==> inputs of build 74 <==
==> flow/design.v (excerpt) <==
module Pipelined_Processor(
input CLK,
input reset,
output [7:0] imem_addr,
input [15:0] imem_data,
output [7:0] dmem_addr,
output [7:0] dmem_wdata,
output dmem_we,
input [7:0] dmem_rdata,
output [7:0] result 
   );
clock: 10.6 ns
lec_check: 0
abc_area: 1
cap_margin: 5
core_margin: 2
core_utilization: 72
cts_cluster_diameter: 263
cts_cluster_size: 72
hold_slack_margin: -0.09
slew_margin: 20
run.sh (not shown) runs the stock make flow with config.mk's settings and CLKGATE_MAP_FILE=.
==> trial 76 (differences from build 74) <==
Settings changed: CAP_MARGIN 5 to 20, CORE_ASPECT_RATIO set to 0.5, CORE_MARGIN 2 to 9, CORE_UTILIZATION 72 to 66, CTS_CLUSTER_DIAMETER 263 to 337, CTS_CLUSTER_SIZE 72 to 99, HOLD_SLACK_MARGIN -0.09 to not set, SETUP_SLACK_MARGIN set to -0.08, TNS_END_PERCENT set to 20.
==> flow/constraint.sdc (replaced) <==
create_clock -name core_clock -period 13.5 [get_ports {CLK}]
set_input_delay 2.7000 -clock core_clock [delete_from_list [all_inputs] [get_ports {CLK}]]
set_output_delay 2.7000 -clock core_clock [all_outputs]
set_load 0.01 [all_outputs]
==> results.py <==
# Auto-generated metrics
metrics = {
    "run_status": {
        "status": "complete, no violations",
    },
    "floorplan": {
        "coreArea_um2": 16500,
        "fp-utilization_pct": 67.8,
        "die_w_um": 202,
        "die_area_um2": 22200,
        "die-height_um": 110,
        "num_rows": 33,
    },
    "global_route": {
        "gr-usage-met3_pct": 6.24,
        "use_met2_pct": 50.0,
        "grt.overflow.total": 0,
        "grtUsageMet1_pct": 40.1,
        "grt_usage_pct": 30.6,
    },
    "clock_network": {
        "post_cts_buffers": 0,
    },
    "placed_design": {
        "pre_cts_ws_ns": 0.298,
        "placed_cells": 1730,
    },
}
The numbers above come from trial 76.

==> results.py <==
# Auto-generated metrics
metrics = {
    "run_status": {
        "status": "stopped before the end",
        "stop_stage": "global routing (5_1_grt)",
        "tool.error": "[ERROR GRT-0232] Routing congestion too high. Check the congestion heatmap in the GUI.",
    },
    "floorplan": {
        "num_rows": 45,
        "ios": 59,
        "fp-utilization_pct": 73.5,
        "die_w_um": 129,
        "die-height_um": 129,
        "coreArea_um2": 15200,
        "die_area_um2": 16500,
    },
    "global_route": {
        "grt.overflow.total": 201,
        "gr-usage-met3_pct": 75.9,
        "grt_usage_pct": 86.1,
        "use_met2_pct": 99.0,
        "grtUsageMet1_pct": 84.1,
    },
    "yosys": {
        "yosys_most_used_dff": "dfrtp_1",
        "synth_top_cell_by_count": "nand2_1",
        "ys_cells": 1465,
    },
    "clock_network": {
        "post_cts_buffers": 43,
    },
    "placed_design": {
        "pre_cts_ws_ns": -0.986,
    },
}
The numbers above come from build 74.


========
==> onyx <==
Starting RTL as in the previous note.
==> flow/config.mk <==
export PLATFORM = sky130hd
export DESIGN_NAME = Pipelined_Processor
export DESIGN_NICKNAME = Pipelined_Processor
export VERILOG_FILES = /design/flow/design.v
export SDC_FILE = /design/flow/constraint.sdc
export NUM_CORES = 4
export LEC_CHECK = 0
export ABC_AREA = 1
export CAP_MARGIN = 20
export CORE_MARGIN = 2
export CORE_UTILIZATION = 72
export CTS_CLUSTER_DIAMETER = 263
export CTS_CLUSTER_SIZE = 58
export HOLD_SLACK_MARGIN = -0.09
export SETUP_SLACK_MARGIN = 1.82
export SLEW_MARGIN = 20
==> flow/constraint.sdc <==
create_clock -name core_clock -period 7.37 [get_ports {CLK}]
set_input_delay 1.4740 -clock core_clock [delete_from_list [all_inputs] [get_ports {CLK}]]
set_output_delay 1.4740 -clock core_clock [all_outputs]
set_load 0.01 [all_outputs]
==> amber: changes against onyx <==
CORE_ASPECT_RATIO = 0.5   (was unset)
CORE_UTILIZATION = 34   (was 72)
CTS_CLUSTER_DIAMETER = 337   (was 263)
CTS_CLUSTER_SIZE = 99   (was 58)
HOLD_SLACK_MARGIN = 0.06   (was -0.09)
SETUP_SLACK_MARGIN = -0.56   (was 1.82)
TNS_END_PERCENT = 20   (was unset)
==> flow/constraint.sdc (replaced) <==
create_clock -name core_clock -period 13.5 [get_ports {CLK}]
set_input_delay 2.7000 -clock core_clock [delete_from_list [all_inputs] [get_ports {CLK}]]
set_output_delay 2.7000 -clock core_clock [all_outputs]
set_load 0.01 [all_outputs]
==> violet: changes against onyx <==
ABC_AREA = unset   (was 1)
CORE_UTILIZATION = 64   (was 72)
CTS_CLUSTER_DIAMETER = unset   (was 263)
CTS_CLUSTER_SIZE = unset   (was 58)
HOLD_SLACK_MARGIN = unset   (was -0.09)
SETUP_SLACK_MARGIN = unset   (was 1.82)
==> flow/constraint.sdc (replaced) <==
create_clock -name core_clock -period 7.31 [get_ports {CLK}]
set_input_delay 1.4620 -clock core_clock [delete_from_list [all_inputs] [get_ports {CLK}]]
set_output_delay 1.4620 -clock core_clock [all_outputs]
set_load 0.01 [all_outputs]
==> summary of the runs <==
Between violet and amber, the lower register-to-register slack is in violet (gap 7.0 ns).
Of violet and amber, violet has the higher synthesized area (gap 1.4%, measured against amber).
violet produced a layout that fails on setup timing. onyx stopped in global routing (5_1_grt) (GRT-0116). amber produced a clean layout.
In violet the fmax is smaller than in amber, by 5.7%.
Synthesized cell count is the same in amber and onyx.
Of amber and violet, amber has the higher worst hold slack (gap 0.0010 ns).
Of violet and amber, amber has the higher sequential share of layout area (gap 3.9 points).
Of amber and violet, violet has the higher final area (gap 13%, measured against violet).
Between violet and amber, the lower combinational power is in amber (gap 140%, measured against amber).
Between violet and amber, the lower cell count is in violet (gap 9.9%, measured against amber).
==> figures <==
	amber	onyx	violet
Run status	complete, no violations	did not finish	finished with violations
Stage where the flow stopped	-	global routing (5_1_grt)	-
Reasons for failing layout checks	-	-	setup timing
Int Power	1.52 mW	-	3.63 mW
Endpoint class of the critical path	register	-	register
Post-synthesis cell count	1465	1465	1287
Iteration count of the initial detailed-routing pass	5	-	5
Worst reg2reg path startpoint	l3.ResultSrc_out$_DFF_PP0_	-	l1.ImmExt_out[6]$_DFF_PP0_
1st-iter DRT viols	873	-	1328
Worst slew pin tran	1.01 ns	-	1.07 ns
Mi-comb count	1051	-	998
CP Launch Point	l3.ResultSrc_out$_DFF_PP0_	-	l1.ImmExt_out[6]$_DFF_PP0_
R2R setup slack	0.81 ns	-	-6.15 ns
Power share of the combinational group	62.4%	-	67.8%
Final Util	40.0%	-	85.6%
Proportion of power drawn by the clock network	15.5%	-	12.8%
Final Hold Vio Count	0	-	0
Worst voltage drop across the vdd grid	0.187 mV	-	0.501 mV
Mux cell area share after synthesis	0.235%	0.235%	6.87%
Non-clock inverter count in the final layout	240	-	81
Average detailed-routed wire length per instance	16.7 um	-	23.4 um
Power and IR drop assume default switching activity.
